== P ==
## alu_top
module alu_top(clk, a, b, s, result, zero);
input clk;
input [15:0] a, b;
input [3:0] s;
output reg [15:0] result;
output reg zero;
reg [15:0] a_q, b_q;
reg [3:0] s_q;
wire [15:0] alu_result;
wire alu_zero;
always @(posedge clk) begin
    a_q <= a;
    b_q <= b;
    s_q <= s;
    result <= alu_result;
    zero <= alu_zero;
end
alu u_alu(.a(a_q), .b(b_q), .s(s_q), .result(alu_result), .zero_detection(alu_zero));
endmodule
Size in the first run: roughly 1100 cells after synthesis, ~53 flip-flops, roughly 54 I/O pins, ~8800 sq um of cells after synthesis.
==> flow/config.mk <==
export PLATFORM = sky130hd
export DESIGN_NAME = alu_top
export DESIGN_NICKNAME = alu_top
export VERILOG_FILES = /design/flow/design.v
export SDC_FILE = /design/flow/constraint.sdc
export NUM_CORES = 4
export LEC_CHECK = 0
export CAP_MARGIN = 20
export CELL_PAD_IN_SITES_DETAIL_PLACEMENT = 1
export CORE_MARGIN = 2
export CORE_UTILIZATION = 36
export CTS_CLUSTER_DIAMETER = 56
export MAX_ROUTING_LAYER = met4
export PLACE_DENSITY_LB_ADDON = 0.22
export SETUP_SLACK_MARGIN = 3.09
export SLEW_MARGIN = 20
export TNS_END_PERCENT = 20
==> flow/constraint.sdc <==
create_clock -name core_clock -period 11.2 [get_ports {clk}]
set_input_delay 2.2400 -clock core_clock [delete_from_list [all_inputs] [get_ports {clk}]]
set_output_delay 2.2400 -clock core_clock [all_outputs]
set_load 0.01 [all_outputs]
run.sh (not shown) runs the stock make flow with config.mk's settings and CLKGATE_MAP_FILE=.
Relative to P, the following input files were edited for Q:
# P
export LEC_CHECK = 0
export CAP_MARGIN = 20
export CELL_PAD_IN_SITES_DETAIL_PLACEMENT = 1
export CORE_MARGIN = 2
export CORE_UTILIZATION = 36
export CTS_CLUSTER_DIAMETER = 56
export MAX_ROUTING_LAYER = met4
export PLACE_DENSITY_LB_ADDON = 0.22
export SETUP_SLACK_MARGIN = 3.09
export SLEW_MARGIN = 20
export TNS_END_PERCENT = 20
create_clock -name core_clock -period 11.2 [get_ports {clk}]
# Q
export LEC_CHECK = 0
export CAP_MARGIN = 20
export CORE_MARGIN = 2
export CORE_UTILIZATION = 70
export CTS_CLUSTER_DIAMETER = 29
export HOLD_SLACK_MARGIN = -0.1
export MAX_ROUTING_LAYER = met4
export PLACE_DENSITY = 0.66
export SETUP_SLACK_MARGIN = 1.57
export SLEW_MARGIN = 20
create_clock -name core_clock -period 5.65 [get_ports {clk}]
Q | ERROR | 5_1_grt. Die height of Q falls short of that of P by more than a quarter. Re worst slack at placement: Q is 4.51 ns down on P. On number of buffers inserted to repair setup after CTS: Q sits above P.
Changes in R relative to Q:
# Q
export LEC_CHECK = 0
export CAP_MARGIN = 20
export CORE_MARGIN = 2
export CORE_UTILIZATION = 70
export CTS_CLUSTER_DIAMETER = 29
export HOLD_SLACK_MARGIN = -0.1
export MAX_ROUTING_LAYER = met4
export PLACE_DENSITY = 0.66
export SETUP_SLACK_MARGIN = 1.57
export SLEW_MARGIN = 20
create_clock -name core_clock -period 5.65 [get_ports {clk}]
# R
export LEC_CHECK = 0
export CAP_MARGIN = 20
export CORE_MARGIN = 2
export CORE_UTILIZATION = 72
export CTS_CLUSTER_DIAMETER = 28
export PLACE_DENSITY_LB_ADDON = 0.29
export SETUP_SLACK_MARGIN = 1.34
export SLEW_MARGIN = 20
export TNS_END_PERCENT = 5
create_clock -name core_clock -period 6.65 [get_ports {clk}]
Compared with Q, R shows starting density of the core higher by 1.2 points.
R vs. Q: number of enable-type register cells in the synthesized netlist level, placeable core area went down.
In summary, R completed successfully, with a layout that passed the timing, design-rule and antenna checks.
| detailed-placement wirelength estimate | R vs Q | better |
[inputs] S vs R
# R
export LEC_CHECK = 0
export CAP_MARGIN = 20
export CORE_MARGIN = 2
export CORE_UTILIZATION = 72
export CTS_CLUSTER_DIAMETER = 28
export PLACE_DENSITY_LB_ADDON = 0.29
export SETUP_SLACK_MARGIN = 1.34
export SLEW_MARGIN = 20
export TNS_END_PERCENT = 5
create_clock -name core_clock -period 6.65 [get_ports {clk}]
# S
export LEC_CHECK = 0
export CAP_MARGIN = 20
export CORE_MARGIN = 2
export CORE_UTILIZATION = 40
export SLEW_MARGIN = 20
create_clock -name core_clock -period 7.29 [get_ports {clk}]
Results
- R → S: pin count of the biggest net entering global routing increased about 16%, floorplan die area picked up an extra 10000 sq um, final critical-path share of the clock period now smaller.
- Compared with R, average wire per cell in the routed design in S decreased by more than 10%.
- Of S and R, the lower wire length belongs to S.
- In S, the worst setup slack came out 0.17 ns above the value in R.
- Result: PASS for each of S and R
- From R to S the numbers moved as follows: fraction of met1 tracks used by global routing decreased by 27 points relative to the old numbers, sequential cell area decreased by 43 sq um relative to the old numbers.
